==> 10-02: inputs <==
==> flow/design.v <==
module FpCustomAddSub 
# (
	parameter	ManWidth	=	16,
	parameter	ExpWidth	=	6
)
(Rst_i,Clk_i,A_i,B_i,AddSub_i,Nd_i,Result_o,ResultValid_o);	
	function integer Log2;
	input integer value;
		begin
			Log2 = 0;
			while (value > 1) begin
				value   = value >> 1;
				Log2    = Log2 + 1;
			end
		end
	endfunction
	localparam	InOutWidth	=	1+ExpWidth+ManWidth;
	localparam	ExtManWidth	=	ManWidth+1;
	localparam	Stages	=	Log2(InOutWidth);
	input	Rst_i;
	input	Clk_i;
	input	[InOutWidth-1:0]	A_i;
	input	[InOutWidth-1:0]	B_i;
	input	AddSub_i;
	input	Nd_i;
	output	[InOutWidth-1:0]	Result_o;
	output	ResultValid_o;
	wire	signB	=	B_i[InOutWidth-1]^AddSub_i;
	wire	[InOutWidth-2:0]	absA	=	A_i[InOutWidth-2:0];
	wire	[InOutWidth-2:0]	absB	=	B_i[InOutWidth-2:0];
	reg		[InOutWidth-1:0]	muxA;
	reg		[InOutWidth-1:0]	muxB;
	reg	impliedA;
	reg	impliedB;
	reg	[InOutWidth-1:0]	muxAReg;
	reg	[InOutWidth-1:0]	muxBReg;
	reg	[ExpWidth-1:0]		expDiff;
	reg	addSubOrepation;
	wire	[ManWidth:0]	manA	=	{impliedA,	muxAReg[ManWidth-1:0]};
	wire	[ManWidth:0]	manB	=	{impliedB,	muxBReg[ManWidth-1:0]};
	reg	[ManWidth:0]	manANorm;
	reg	[ManWidth:0]	manBNorm;
	reg	addSubOrepationReg;
	reg	[ExtManWidth:0]	manSum;
	wire	[Stages-1:0]	distance;
	wire	[ExtManWidth+1:0]	dataArray	[0:Stages];
	wire	[Stages+1:0]	distanceR	=	{2'b00,distanceR1};
	reg		[ExtManWidth-1:0]	manSumReg;
	wire	[ExtManWidth-1:0]	normCMan	=	manSumReg	<<	distanceR1[Stages-1:0];	 
	reg	[ManWidth-1:0]	manC;
	reg	[ExpWidth-1:0]	expAPipe	[0:4];
	reg	[ExpWidth-1:0]	expC;
	reg	[4:0]	signC;
	reg	[8:0]	valid;
	assign  dataArray [0]	=	manSum;		
	assign	Result_o	=	{signC[4],expC,manC};
	assign	ResultValid_o	=	valid[4];
	always	@(*)	begin
		if	(absA<absB)	begin
			muxA	<=	{signB,absB};
			muxB	<=	{A_i[InOutWidth-1],absA};
		end	else	begin
			muxA	<=	{A_i[InOutWidth-1],absA};
			muxB	<=	{signB,absB};
		end 
	end
	always	@(posedge	Clk_i)	begin
		if	(muxA	[InOutWidth-2 -:ExpWidth]	==	8'h00)	begin	 
			impliedA	<=	1'b0;	 
		end	else	begin
			impliedA	<=	1'b1;	 
		end
		if	(muxB	[InOutWidth-2 -:ExpWidth]	==	8'h00)	begin	 
			impliedB	<=	1'b0;
		end	else	begin
			impliedB	<=	1'b1;
		end
		muxAReg	<=	muxA;
		muxBReg	<=	muxB;
		expDiff	<=	muxA[InOutWidth-2 -:ExpWidth]	-	muxB[InOutWidth-2 -:ExpWidth];	 
		addSubOrepation	<=	muxA[InOutWidth-1]	^	muxB[InOutWidth-1];	 
	end
	always	@(posedge	Clk_i)	begin
		manANorm	<=	manA;
		manBNorm	<=	manB	>>	expDiff;	 
		addSubOrepationReg <= addSubOrepation;
	end
	always	@(posedge	Clk_i)	begin
		if	(Rst_i)	begin
			manSum	<=	{ExtManWidth{1'b0}};
		end	else	if	(!addSubOrepationReg)	begin
			manSum	<=	{1'b0,	manANorm}	+	{1'b0,	manBNorm};
		end	else	begin
			manSum	<=	{1'b0,	manANorm}	-	{1'b0,	manBNorm};
		end
	end
	genvar	i;
	generate	
		for (i=0; i<Stages; i=i+1)	begin: searchMSB
			wire [ExtManWidth+1:0] dataIn;	
			wire [ExtManWidth+1:0] shitedDataOut;
			wire [ExtManWidth+1:0] dataOut;
			assign  dataIn = dataArray[i];
			wire    shiftDesired = ~|(dataIn[ExtManWidth+1:ExtManWidth+1-(1 << (Stages-1-i))]);
			assign  distance[(Stages-1-i)] = shiftDesired;		
			assign  shitedDataOut = dataIn << (1 << (Stages-1-i));	
			assign  dataOut = shiftDesired ? shitedDataOut : dataIn;	
			assign  dataArray[i+1] = dataOut;
		end
		reg	[Stages-1:0]	distanceR1;
		always	@(posedge	Clk_i)	begin
			distanceR1	<=	distance;
		end
	endgenerate	
	always	@(posedge	Clk_i)	begin
		manSumReg	<=	manSum	[ExtManWidth-1 -:ExtManWidth];
	end
	always	@(posedge	Clk_i)	begin
		if	(Rst_i)	begin
			manC	<=	{ManWidth{1'b0}};
		end	else	begin
			manC	<=	normCMan	[ExtManWidth-1 -:ManWidth];	 
		end
	end
	always	@(posedge	Clk_i)	begin	
		expAPipe[0]	<=	muxA[InOutWidth-2 -:ExpWidth];	 
		expAPipe[1]	<=	expAPipe[0];
		expAPipe[2]	<=	expAPipe[1];
		expAPipe[3]	<=	expAPipe[2];
		expAPipe[4]	<=	expAPipe[3];
	end
	always	@(posedge	Clk_i)	begin
		if	(&distanceR1)	begin
			expC	<=	{ExpWidth{1'b0}};
		end	else	begin
			if	(expAPipe[3]	>=	distanceR)	begin
				expC	<=	expAPipe[3]-distanceR+1;			 
			end	else	begin
				expC	<=	{{ExpWidth+1{1'b0}},1'b1};
			end
		end	
	end
	always	@(posedge	Clk_i)	begin
		signC	<=	{signC[3:0],	muxA[InOutWidth-1]};
	end
	always	@(posedge	Clk_i)	begin
		valid	<=	{valid[7:0],Nd_i};
	end	
endmodule
==> flow/run.sh <==
#!/bin/bash
# the make line also repeats each setting of config.mk as NAME=value (left out here)
make -C /OpenROAD-flow-scripts/flow DESIGN_CONFIG=/design/flow/config.mk WORK_HOME=/design/flow/orfs CLKGATE_MAP_FILE= finish
==> flow/config.mk <==
export PLATFORM = sky130hd
export DESIGN_NAME = FpCustomAddSub
export DESIGN_NICKNAME = FpCustomAddSub
export VERILOG_FILES = /design/flow/design.v
export SDC_FILE = /design/flow/constraint.sdc
export NUM_CORES = 4
export LEC_CHECK = 0
export ABC_AREA = 1
export CAP_MARGIN = 20
export CORE_ASPECT_RATIO = 1.24
export CORE_MARGIN = 2
export CORE_UTILIZATION = 72
export CTS_CLUSTER_DIAMETER = 373
export CTS_CLUSTER_SIZE = 96
export PLACE_DENSITY = 0.39
export SLEW_MARGIN = 20
==> flow/constraint.sdc <==
create_clock -name core_clock -period 4.66 [get_ports {Clk_i}]
set_input_delay 0.9320 -clock core_clock [delete_from_list [all_inputs] [get_ports {Clk_i}]]
set_output_delay 0.9320 -clock core_clock [all_outputs]
set_load 0.01 [all_outputs]
==> 05-08: changes against 10-02 <==
==> flow/config.mk (replaced) <==
export PLATFORM = sky130hd
export DESIGN_NAME = FpCustomAddSub
export DESIGN_NICKNAME = FpCustomAddSub
export VERILOG_FILES = /design/flow/design.v
export SDC_FILE = /design/flow/constraint.sdc
export NUM_CORES = 4
export LEC_CHECK = 0
export CAP_MARGIN = 20
export CORE_MARGIN = 2
export CORE_UTILIZATION = 32
export SLEW_MARGIN = 20
==> flow/constraint.sdc (replaced) <==
create_clock -name core_clock -period 3.87 [get_ports {Clk_i}]
set_input_delay 0.7740 -clock core_clock [delete_from_list [all_inputs] [get_ports {Clk_i}]]
set_output_delay 0.7740 -clock core_clock [all_outputs]
set_load 0.01 [all_outputs]
==> 02-05: changes against 10-02 <==
==> flow/config.mk (replaced) <==
export PLATFORM = sky130hd
export DESIGN_NAME = FpCustomAddSub
export DESIGN_NICKNAME = FpCustomAddSub
export VERILOG_FILES = /design/flow/design.v
export SDC_FILE = /design/flow/constraint.sdc
export NUM_CORES = 4
export LEC_CHECK = 0
export CAP_MARGIN = 20
export CORE_MARGIN = 2
export CORE_UTILIZATION = 57
export SETUP_SLACK_MARGIN = -0.18
export SLEW_MARGIN = 20
==> flow/constraint.sdc (replaced) <==
create_clock -name core_clock -period 2.19 [get_ports {Clk_i}]
set_input_delay 0.4380 -clock core_clock [delete_from_list [all_inputs] [get_ports {Clk_i}]]
set_output_delay 0.4380 -clock core_clock [all_outputs]
set_load 0.01 [all_outputs]
==> 05-01: changes against 10-02 <==
==> flow/config.mk (replaced) <==
export PLATFORM = sky130hd
export DESIGN_NAME = FpCustomAddSub
export DESIGN_NICKNAME = FpCustomAddSub
export VERILOG_FILES = /design/flow/design.v
export SDC_FILE = /design/flow/constraint.sdc
export NUM_CORES = 4
export LEC_CHECK = 0
export ABC_AREA = 1
export CAP_MARGIN = 20
export CORE_MARGIN = 4
export CORE_UTILIZATION = 40
export CTS_CLUSTER_DIAMETER = 119
export CTS_CLUSTER_SIZE = 78
export GPL_TIMING_DRIVEN = 0
export MIN_ROUTING_LAYER = met2
export SLEW_MARGIN = 20
==> flow/constraint.sdc (replaced) <==
create_clock -name core_clock -period 3.89 [get_ports {Clk_i}]
set_input_delay 0.7780 -clock core_clock [delete_from_list [all_inputs] [get_ports {Clk_i}]]
set_output_delay 0.7780 -clock core_clock [all_outputs]
set_load 0.01 [all_outputs]
==> comparison table <==
RSZ-0062 raised after global routing: 05-08 false; 10-02 false; 02-05 true; 05-01 false
Worst skew pair latency: 05-08 0.42 ns; 10-02 0.43 ns; 02-05 0.43 ns; 05-01 0.43 ns
Die outline area: 05-08 25220 um2; 10-02 11500 um2; 02-05 14400 um2; 05-01 21460 um2
Fraction of area in registers: 05-08 0.3619; 10-02 0.3777; 02-05 0.3060; 05-01 0.3702
Cell area reported after detailed placement: 05-08 8901 um2; 10-02 8468 um2; 02-05 9788 um2; 05-01 8697 um2
Drt drc: 05-08 0; 10-02 0; 02-05 0; 05-01 2
Destination of the critical timing path: 05-08 manSum[17]; 10-02 expDiff[4]; 02-05 manSum[17]; 05-01 expDiff[4]
Post-synth area from yosys stat: 05-08 7670 um2; 10-02 7674 um2; 02-05 7670 um2; 05-01 7674 um2
Accumulated negative setup slack: 05-08 0 ns; 10-02 0 ns; 02-05 -18.85 ns; 05-01 0 ns
Finish-stage setup viols: 05-08 0; 10-02 0; 02-05 56; 05-01 0
Endpoint, Worst Hold: 05-08 valid[1]; 10-02 manANorm[6]; 02-05 muxBReg[7]; 05-01 expAPipe[3][2]
Syn-to-layout area delta: 05-08 23.34%; 10-02 18.10%; 02-05 46.02%; 05-01 20.51%
Pin count of the biggest net entering global routing: 05-08 48; 10-02 37; 02-05 49; 05-01 17
Startpoint of the worst-slack reg-to-reg timing path: 05-08 manBNorm[0]; 10-02 manBNorm[0]; 02-05 manBNorm[0]; 05-01 manBNorm[2]
Mux share of post-synthesis cell area: 05-08 0.1028; 10-02 0.003913; 02-05 0.1028; 05-01 0.003913
Number of vias per cell after detailed routing: 05-08 4.625; 10-02 5.584; 02-05 5.714; 05-01 6.865
Run status: 05-08 finished clean; 10-02 finished clean; 02-05 failed layout checks; 05-01 failed layout checks
Layout check failures: 05-08 -; 10-02 -; 02-05 setup timing; 05-01 DRC
Tap Count: 05-08 319; 10-02 132; 02-05 176; 05-01 234
Total of clock buffers placed in the layout: 05-08 17; 10-02 20; 02-05 20; 05-01 19
Tool warnings: 05-08 30; 10-02 32; 02-05 35; 05-01 30
Total number of vias: 05-08 5610; 10-02 6841; 02-05 6823; 05-01 9289
Clock tree cell share of total cell area: 05-08 0.05912; 10-02 0.06558; 02-05 0.05363; 05-01 0.05953
Clock Skews: 05-08 0.007626 ns; 10-02 0.01044 ns; 02-05 0.006011 ns; 05-01 0.006544 ns
Combinational power: 05-08 2890 uW; 10-02 2450 uW; 02-05 7910 uW; 05-01 2910 uW
CP Launch Point: 05-08 manBNorm[0]; 10-02 B_i[17]; 02-05 manBNorm[0]; 05-01 B_i[19]
Power and IR drop assume default switching activity.
